Setup of the previous run:
==> flow/design.v (excerpt) <==
module apollo_top(
	input clk,
   input rst_n,
	input rs232_rx,	 
	output rs232_tx,	 
	input[7:0] in_ad_data,
	output out_ad_clk,
	output Sftclk,
	output Lchclk,
	output SDout,
	output test1,
	output test2
    );
wire[7:0] tx_in;
wire tx_write;
wire[7:0] rx_out;
wire rx_over;
my_uart	uart(	.clk(clk),
					.rst_n(rst_n),
					.rs232_rx(rs232_rx),
					.rs232_tx(rs232_tx),
					.tx_in(tx_in),
					.tx_write(tx_write),
					.rx_out(rx_out),
					.rx_over(rx_over)
					);
wire[7:0] recv_in;
wire recv_write;
wire recv_en;
wire recv_rst;
wire [7:0] scode;
wire scode_rdy;
wire [7:0] level;
controller controller(	.clk(clk),
								.rst_n(rst_n),
								.rx_out(rx_out),
								.rx_over(rx_over),
								.recv_in(recv_in),
								.recv_write(recv_write),
								.tx_in(tx_in),
								.tx_write(tx_write),
								.recv_ce(recv_en),
								.recv_rst(recv_rst),
								.scode(scode),
								.scode_rdy(scode_rdy),
  ...
==> flow/config.mk <==
export PLATFORM = sky130hd
export DESIGN_NAME = apollo_top
export DESIGN_NICKNAME = apollo_top
export VERILOG_FILES = /design/flow/design.v
export SDC_FILE = /design/flow/constraint.sdc
export NUM_CORES = 4
export LEC_CHECK = 0
export ABC_AREA = 1
export CAP_MARGIN = 20
export CORE_ASPECT_RATIO = 1.12
export CORE_MARGIN = 2
export CORE_UTILIZATION = 37
export CTS_CLUSTER_DIAMETER = 243
export GPL_TIMING_DRIVEN = 1
export MIN_ROUTING_LAYER = met2
export PLACE_DENSITY_LB_ADDON = 0.08
export SLEW_MARGIN = 20
==> flow/constraint.sdc <==
create_clock -name core_clock -period 8.32 [get_ports {clk}]
set_input_delay 1.6640 -clock core_clock [delete_from_list [all_inputs] [get_ports {clk}]]
set_output_delay 1.6640 -clock core_clock [all_outputs]
set_load 0.01 [all_outputs]
run.sh (not shown) runs the stock make flow with config.mk's settings and CLKGATE_MAP_FILE=.
> inputs changed (the previous run -> the current run)
Settings: CTS_CLUSTER_DIAMETER: 243 -> unset; CORE_UTILIZATION: 37 -> 67; PLACE_DENSITY: unset -> 0.6; ABC_AREA: 1 -> unset; GPL_TIMING_DRIVEN: 1 -> unset; CORE_ASPECT_RATIO: 1.12 -> unset; PLACE_DENSITY_LB_ADDON: 0.08 -> unset; MIN_ROUTING_LAYER: met2 -> unset; the clock period (ns, I/O delays scaled along): 8.32 -> 7.88.
==> results <==
- Summary of the current run over the previous run: clock skew -0.015 ns, count of buffers inserted at the top-level ports was more or less identical, clock power fell 3.5%.
- The placed instance count reported for the current run is smaller than that of the previous run by 3281.
- The first-pass GRT wire length reported for the current run is smaller than that of the previous run by 52 mm.
- The worst setup slack in the current run sits 0.35 ns below the value recorded for the previous run.
- Against the previous run, setup slack of the worst register-to-register path in the current run came out worse.
- The estimated power of the current run ends up lower than the estimate for the previous run.
- Compared with the previous run, the current run shows number of clock buffer instances in the layout that has gone down by a little under 10%.
- Detailed-routing wirelength on met1: the current run vs the previous run up 45 mm
- Mux cell area share after synthesis delta for the current run relative to the previous run: 19 points higher

* * *

Setup of old:
apollo_top again, from the RTL that the note above started with.
clock: 4.4 ns
lec_check: 0
abc_area: 1
cap_margin: 0
core_aspect_ratio: 0.72
core_margin: 2
core_utilization: 72
cts_cluster_diameter: 360
cts_cluster_size: 15
hold_slack_margin: 0.3
place_density_lb_addon: 0.17
setup_slack_margin: 1.31
slew_margin: 20
tns_end_percent: 5
old went all the way through the flow, and no timing, DRC or antenna check failed.
## Diff of input files: new against old
Settings: CTS_CLUSTER_SIZE now 51, was 15; HOLD_SLACK_MARGIN no longer set, was 0.3; CTS_CLUSTER_DIAMETER now 28, was 360; ABC_AREA no longer set, was 1; PLACE_DENSITY_LB_ADDON now 0.0, was 0.17; CAP_MARGIN now 20, was 0; CORE_ASPECT_RATIO no longer set, was 0.72; the clock period (ns, I/O delays scaled along) now 4.41, was 4.4.
--- outcome ---
- Summary of new over old: clock share of power up 19 points; transition time at the pin with the least slew margin down 0.21 ns; total power up about 40%.
- Re worst reg-to-reg path cell count: old was higher than new.
- Compared with old, in new number of hold buffers added after CTS picked up an extra 1; layout overhead on the synthesized area increased by 10 points relative to the old numbers; total half-perimeter wirelength after legalization and detailed placement -18%.
- Fraction of synthesized cell area in xor and xnor cells in new is 0.68 points higher than in old
- Going from old to new, the worst-case clock skew was found to have gone up by 0.024 ns.
- Via count normalized by instance count is lower on old
- Delay of the slowest cell on the worst path (higher): old

* * *

run A:
apollo_top again, from the RTL that the note above started with.
Design apollo_top, start of the top module:
module apollo_top(
	input clk,
   input rst_n,
	input rs232_rx,	 
	output rs232_tx,	 
	input[7:0] in_ad_data,
	output out_ad_clk,
	output Sftclk,
	output Lchclk,
	output SDout,
	output test1,
	output test2
    );
clock: 2.45 ns
lec_check: 0
abc_area: 1
cap_margin: 5
cell_pad_in_sites_detail_placement: 0
cell_pad_in_sites_global_placement: 0
core_aspect_ratio: 1.55
core_margin: 2
core_utilization: 71
cts_cluster_diameter: 360
cts_cluster_size: 15
gpl_routability_driven: 1
max_routing_layer: met4
place_density_lb_addon: 0.18
setup_slack_margin: -0.11
slew_margin: 30
Although run A finished all stages, its layout failed final checks on negative setup slack.
### run A -> run B
- CAP_MARGIN: 5 -> 20
- CORE_UTILIZATION: 71 -> 72
- CTS_CLUSTER_DIAMETER: 360 -> 121
- SETUP_SLACK_MARGIN: -0.11 -> 1.27
- MAX_ROUTING_LAYER: met4 -> unset
- CTS_CLUSTER_SIZE: 15 -> unset
- ABC_AREA: 1 -> unset
- GPL_ROUTABILITY_DRIVEN: 1 -> 0
- SLEW_MARGIN: 30 -> 15
- CELL_PAD_IN_SITES_GLOBAL_PLACEMENT: 0 -> unset
- the clock period (ns, I/O delays scaled along): 2.45 -> 4.38
### Flow results
- Run B closes out successfully: all stages finished, all timing, DRC and antenna checks passed.
- Compared with run A, run B shows a lower area figure in the yosys stat output.
- The more densely filled core belongs to run B, not run A.
- Going from run A to run B, well-tap cell count dropped 16; post-detailed-placement half-perimeter wirelength shows a reduction of 19%.
The following lists how run C was set up differently from run B:
- changing SLEW_MARGIN from 15 to 20
- removing GPL_ROUTABILITY_DRIVEN (formerly 0)
- changing PLACE_DENSITY_LB_ADDON from 0.18 to 0.0
- changing SETUP_SLACK_MARGIN from 1.27 to 1.29
- removing CTS_CLUSTER_DIAMETER (formerly 121)
- setting CTS_CLUSTER_SIZE to 47 for the first time
- removing CELL_PAD_IN_SITES_DETAIL_PLACEMENT (formerly 0)
- removing CORE_ASPECT_RATIO (formerly 1.55)
[summary]
Run C completed end to end with timing, DRC and antenna clean.
Run C — combinational share of cell area 0.33 points lower, run B as reference
Delta (run C minus run B): placed cell count saw little to no change; final worst-path setup slack down 33 ps.
Diff run B -> run C | flop share of the area | decrease of 0.53 points
Of the two values seen for worst setup path startpoint, receiver.get_rssi.rssi_buf[504]$_DFFE_PN0P_ was produced by run C and ad_driver.dout[1]$_DFFE_PN0P_ by run B.
Run comparison: run C kind of critical path flip-flop to flip-flop; run B kind of critical path flip-flop to primary output
Cell count along the critical path, run C and run B, higher one = run C.
Relative to run C, the following input files were edited for run D:
- putting HOLD_SLACK_MARGIN at 0.29 where nothing was set
- putting CTS_CLUSTER_DIAMETER at 28 where nothing was set
==> results <==
Looking at worst-path cell with the longest stage delay, the sky130_fd_sc_hd__dfstp_2 result is from run D; the sky130_fd_sc_hd__or4_4 one comes from run C. Looking at post-route standard cell area excluding fillers, run D sits 4300 sq um higher than run C does. Against run C as the reference, run D delivers a higher post-layout total power. Routed wire length of run D exceeds that of run C by more than 10%. Worst setup slack: run D lower than run C. Re total congestion overflow after global routing: no difference whatsoever between run C and run D. Buffer and inverter count on the worst path | run D above run C. Diff run C and run D: total routing usage reported by global routing higher in run D. Higher number of fill cells was reported by run C, not run D.
Changes in run E relative to run D:
- PLACE_DENSITY_LB_ADDON changed from 0.0 to 0.01
- CTS_CLUSTER_DIAMETER changed from 28 to 121
- SLEW_MARGIN changed from 20 to 15
- CTS_CLUSTER_SIZE removed (was 47)
- SETUP_SLACK_MARGIN changed from 1.29 to 1.27
- CELL_PAD_IN_SITES_DETAIL_PLACEMENT newly set to 0
- GPL_ROUTABILITY_DRIVEN newly set to 0
- HOLD_SLACK_MARGIN changed from 0.29 to 0.3
- CORE_ASPECT_RATIO newly set to 1.55
==> results <==
Going from run D to run E, the area growth from synthesis to final layout was found to have gone down by 9.1 points. The lower per-cell routed wire length of run E and run D is in run E. Looking at maximum number of pins on one net before global-route repair, run E sits below run D. Going from run D to run E, post-detailed-routing wire length shrank by more than 10%. As of run E, total power of the final layout had fallen by more than a quarter compared to run D.
Power and IR drop assume default switching activity.
